## JAM
module JAM (
input CLK,
input RST,
output reg [2:0] W,
output reg [2:0] J,
input [6:0] Cost,
output [3:0] MatchCount,
output [9:0] MinCost,
output Valid );
Settings: LEC_CHECK=0, CAP_MARGIN=20, CORE_MARGIN=2, CORE_UTILIZATION=72, CTS_CLUSTER_DIAMETER=27, PLACE_DENSITY=0.64, SETUP_SLACK_MARGIN=0.96, SLEW_MARGIN=20; clock period 4.97 ns.
run.sh (not shown) runs the stock make flow with config.mk's settings and CLKGATE_MAP_FILE=.
The baseline stopped in global routing (5_1_grt) with GRT-0116.
==> next run, changes <==
--- a/flow/config.mk
+++ b/flow/config.mk
@@ -10,5 +10,2 @@
 export CORE_UTILIZATION = 72
-export CTS_CLUSTER_DIAMETER = 27
-export PLACE_DENSITY = 0.64
-export SETUP_SLACK_MARGIN = 0.96
 export SLEW_MARGIN = 20
==> flow/constraint.sdc (replaced) <==
create_clock -name core_clock -period 9.22 [get_ports {CLK}]
set_input_delay 1.8440 -clock core_clock [delete_from_list [all_inputs] [get_ports {CLK}]]
set_output_delay 1.8440 -clock core_clock [all_outputs]
set_load 0.01 [all_outputs]
Effect:
- The changed run produced a clean layout
- synthesized cell count is unchanged
- die area stays the same
- synthesized area is unchanged
==> next run, changes <==
--- a/flow/config.mk
+++ b/flow/config.mk
@@ -9,3 +9,4 @@
 export CORE_MARGIN = 2
-export CORE_UTILIZATION = 72
+export CORE_UTILIZATION = 56
+export SETUP_SLACK_MARGIN = 1.01
 export SLEW_MARGIN = 20
==> flow/constraint.sdc (replaced) <==
create_clock -name core_clock -period 3.44 [get_ports {CLK}]
set_input_delay 0.6880 -clock core_clock [delete_from_list [all_inputs] [get_ports {CLK}]]
set_output_delay 0.6880 -clock core_clock [all_outputs]
set_load 0.01 [all_outputs]
=> The changed run completed and failed the layout checks on setup timing. Area after synthesis is unchanged. Critical path depth increases by 4. Register-to-register slack loses 3.1 ns. Via count is higher by 12%. Power came out higher to 2.8 times its value. Setup slack got worse by 3.1 ns. Worst hold slack degrades by 0.0045 ns. Die size rose by 28%. Maximum frequency grows by 43%.
==> next run, changes <==
--- a/flow/config.mk
+++ b/flow/config.mk
@@ -7,6 +7,7 @@
 export LEC_CHECK = 0
+export ABC_AREA = 1
 export CAP_MARGIN = 20
 export CORE_MARGIN = 2
-export CORE_UTILIZATION = 56
-export SETUP_SLACK_MARGIN = 1.01
+export CORE_UTILIZATION = 65
+export CTS_CLUSTER_SIZE = 72
 export SLEW_MARGIN = 20
==> flow/constraint.sdc (replaced) <==
create_clock -name core_clock -period 5.77 [get_ports {CLK}]
set_input_delay 1.1540 -clock core_clock [delete_from_list [all_inputs] [get_ports {CLK}]]
set_output_delay 1.1540 -clock core_clock [all_outputs]
set_load 0.01 [all_outputs]
What happened: The changed run completed without violations; global-route usage fell by 2.0 points; wire length fell by 29%; die area fell by 22%; via count fell by 16%; clock-buffer cell count rose by 3; cell area fell by 31%; hold slack loses 0.018 ns; total power fell by 44%.
==> next run, changes <==
--- a/flow/config.mk
+++ b/flow/config.mk
@@ -7,7 +7,5 @@
 export LEC_CHECK = 0
-export ABC_AREA = 1
 export CAP_MARGIN = 20
 export CORE_MARGIN = 2
-export CORE_UTILIZATION = 65
-export CTS_CLUSTER_SIZE = 72
+export CORE_UTILIZATION = 18
 export SLEW_MARGIN = 20
==> flow/constraint.sdc (replaced) <==
create_clock -name core_clock -period 9.22 [get_ports {CLK}]
set_input_delay 1.8440 -clock core_clock [delete_from_list [all_inputs] [get_ports {CLK}]]
set_output_delay 1.8440 -clock core_clock [all_outputs]
set_load 0.01 [all_outputs]
=>
- The changed run went through all stages and came out clean
- sequential cell count does not change
- fmax drops by well over a third
- via count shrinks by a few percent
- worst setup slack improves by 0.023 ns
- cell area rises by about a fifth
==> next run, changes <==
--- a/flow/config.mk
+++ b/flow/config.mk
@@ -9,3 +9,3 @@
 export CORE_MARGIN = 2
-export CORE_UTILIZATION = 18
+export CORE_UTILIZATION = 40
 export SLEW_MARGIN = 20
==> flow/constraint.sdc (replaced) <==
create_clock -name core_clock -period 6.2 [get_ports {CLK}]
set_input_delay 1.2400 -clock core_clock [delete_from_list [all_inputs] [get_ports {CLK}]]
set_output_delay 1.2400 -clock core_clock [all_outputs]
set_load 0.01 [all_outputs]
- global-route usage rises by 15 points
- total power went up by 52%
- synthesized cell count is unchanged
- area after synthesis does not change
- routed wire length grows by about 7%
- non-clock buffer count went up by 121
- worst setup slack gets worse by 0.29 ns
- flip-flop count does not change
- design area climbs by about 3.5%
- count of clock-buffer cells in the layout decreases by 1
- final cell count falls by about 18%
Power is estimated from default activity; no workload was simulated.
